==> run a: inputs <==
// mul
module mul(
    input  wire        clk,
    input  wire        rst,
    input  wire [63:0] lm,
    input  wire [63:0] rm,
    input  wire [1:0]  Data_type,
    output reg  [19:0] mul_out
);
Settings: LEC_CHECK=0, ABC_AREA=1, CAP_MARGIN=20, CORE_MARGIN=2, CORE_UTILIZATION=66, CTS_CLUSTER_DIAMETER=287, CTS_CLUSTER_SIZE=99, PLACE_DENSITY=0.4, SLEW_MARGIN=20; clock period 5.47 ns.
run.sh (not shown) runs the stock make flow with config.mk's settings and CLKGATE_MAP_FILE=.
==> run b (differences from run a) <==
==> flow/config.mk (replaced) <==
export PLATFORM = sky130hd
export DESIGN_NAME = mul
export DESIGN_NICKNAME = mul
export VERILOG_FILES = /design/flow/design.v
export SDC_FILE = /design/flow/constraint.sdc
export NUM_CORES = 4
export LEC_CHECK = 0
export CAP_MARGIN = 20
export CORE_MARGIN = 2
export CORE_UTILIZATION = 72
export CTS_CLUSTER_SIZE = 33
export PLACE_DENSITY = 0.65
export SLEW_MARGIN = 20
==> flow/constraint.sdc (replaced) <==
create_clock -name core_clock -period 5.32 [get_ports {clk}]
set_input_delay 1.0640 -clock core_clock [delete_from_list [all_inputs] [get_ports {clk}]]
set_output_delay 1.0640 -clock core_clock [all_outputs]
set_load 0.01 [all_outputs]
==> run c (differences from run a) <==
--- a/flow/config.mk
+++ b/flow/config.mk
@@ -7,3 +7,2 @@
 export LEC_CHECK = 0
-export ABC_AREA = 1
 export CAP_MARGIN = 20
@@ -11,5 +10,2 @@
 export CORE_UTILIZATION = 66
-export CTS_CLUSTER_DIAMETER = 287
-export CTS_CLUSTER_SIZE = 99
-export PLACE_DENSITY = 0.4
 export SLEW_MARGIN = 20
==> flow/constraint.sdc (replaced) <==
create_clock -name core_clock -period 5.32 [get_ports {clk}]
set_input_delay 1.0640 -clock core_clock [delete_from_list [all_inputs] [get_ports {clk}]]
set_output_delay 1.0640 -clock core_clock [all_outputs]
set_load 0.01 [all_outputs]
==> comparison <==
- In run c the final cell count is larger than in run a, by about 1.8%.
- Critical path depth: run a is higher than run c (8).
- Between run a and run c, the lower hold slack is in run a (gap 110 ps).
- In run c the non-clock buffer count is higher than in run a, by 558.
- Against run c, the clock power of run a is smaller by about 6%.
- Against run c, the via count of run a is smaller by 12%.
- Against run c, the area after synthesis of run a is lower by 7.0%.
- Combinational power: run c is higher than run a (16%).
- Run a finished with timing, DRC and antenna clean. Run c completed and failed the layout checks on negative setup slack. Run b did not get past global routing.
- Against run a, the sequential share of layout area of run c is lower by 0.73 points.
- Between run c and run a, the lower register-to-register slack is in run c (gap 1300 ps).

* * *

==> trial 2 <==
mul again, from the RTL that the note above started with.
make LEC_CHECK=0 CAP_MARGIN=35 CORE_ASPECT_RATIO=0.77 CORE_MARGIN=2 CORE_UTILIZATION=40 CTS_CLUSTER_SIZE=28 GPL_TIMING_DRIVEN=0 MAX_ROUTING_LAYER=met4 MIN_ROUTING_LAYER=met2 SLEW_MARGIN=20 TNS_END_PERCENT=35 finish   # period 11.0 ns
==> trial 26 (differences from trial 2) <==
- CAP_MARGIN: 35 -> 20
- CORE_ASPECT_RATIO: 0.77 -> default
- CORE_UTILIZATION: 40 -> 71
- CTS_CLUSTER_SIZE: 28 -> 39
- GPL_TIMING_DRIVEN: 0 -> default
- MAX_ROUTING_LAYER: met4 -> default
- MIN_ROUTING_LAYER: met2 -> default
- PLACE_DENSITY: default -> 0.65
- TNS_END_PERCENT: 35 -> default
==> flow/constraint.sdc (replaced) <==
create_clock -name core_clock -period 5.32 [get_ports {clk}]
set_input_delay 1.0640 -clock core_clock [delete_from_list [all_inputs] [get_ports {clk}]]
set_output_delay 1.0640 -clock core_clock [all_outputs]
set_load 0.01 [all_outputs]
==> trial 20 (differences from trial 2) <==
- CAP_MARGIN: 35 -> 20
- CORE_ASPECT_RATIO: 0.77 -> default
- CORE_UTILIZATION: 40 -> 27
- CTS_CLUSTER_SIZE: 28 -> default
- GPL_TIMING_DRIVEN: 0 -> default
- MAX_ROUTING_LAYER: met4 -> default
- MIN_ROUTING_LAYER: met2 -> default
- TNS_END_PERCENT: 35 -> default
==> flow/constraint.sdc (replaced) <==
create_clock -name core_clock -period 10.2 [get_ports {clk}]
set_input_delay 2.0400 -clock core_clock [delete_from_list [all_inputs] [get_ports {clk}]]
set_output_delay 2.0400 -clock core_clock [all_outputs]
set_load 0.01 [all_outputs]
==> flow.log <==
[flow] collecting metrics
[metrics] result of the run: aborted with a tool error
[metrics] stopping stage: 5_1_grt
[metrics] error text reported by the tool: [ERROR GRT-0116] Global routing finished with congestion. Check the congestion regions in the DRC Viewer.
[metrics] post-placement setup slack: ~1.2 ns
[metrics] met2 routing resource usage after global routing: between 70% and 80%
[metrics] chip height: approximately 300 um
[metrics] chip area: approximately 0.12 mm2
[metrics] fp util: about two fifths
[metrics] met3 demand-to-capacity share in global routing: approximately four fifths
[metrics] most congested layer reported by global routing: met3
[metrics] placement row count: between 100 and 150
[metrics] number of setup buffers added after CTS: 0
# the run above: trial 2

==> flow.log <==
[flow] collecting metrics
[metrics] stopping stage: 5_1_grt
[metrics] chip height: approximately 260 um
[metrics] placement row count: 92
[metrics] fp util: 72.06%
[metrics] most congested layer reported by global routing: met2
[metrics] post-placement setup slack: -1.087 ns
[metrics] met2 routing resource usage after global routing: 100.4%
[metrics] result of the run: aborted with a tool error
[metrics] Synth top cell by count: a21oi_1
[metrics] chip area: 0.06630 mm2
[metrics] cts repair resizes: about 120
[metrics] Post-Place Cell Area: approximately 0.057 mm2
[metrics] GRT overflow: about 750
[metrics] error text reported by the tool: [ERROR GRT-0232] Routing congestion too high. Check the congestion heatmap in the GUI.
[metrics] met3 demand-to-capacity share in global routing: between 80 and 90%
[metrics] count of flip-flops with a built-in enable after synthesis: 0
[metrics] met1 usage in global routing: a little under 90%
[metrics] number of setup buffers added after CTS: 27
# the run above: trial 26

==> flow.log <==
[metrics] run summary
[metrics] result of the run: complete, no violations
[metrics] chip height: 415.1 um
[metrics] cells in synth_stat.txt: 6310
[metrics] met3 demand-to-capacity share in global routing: under 10%
[metrics] placement row count: ~150
[metrics] chip area: 0.1723 mm2
[metrics] most congested layer reported by global routing: met2
[metrics] post-placement setup slack: roughly 1.9 ns
[metrics] most used flip-flop cell after synthesis: dfxtp_1
[metrics] sink count of the clock tree: about 160
[metrics] fp util: 27.25%
[metrics] met2 routing resource usage after global routing: 28.93%
[metrics] library cell occupying the most area in the post-synthesis netlist: ha_1
[metrics] number of setup buffers added after CTS: 0
# the run above: trial 20

Power figures rest on the tool's default switching activity, not on a simulated workload.
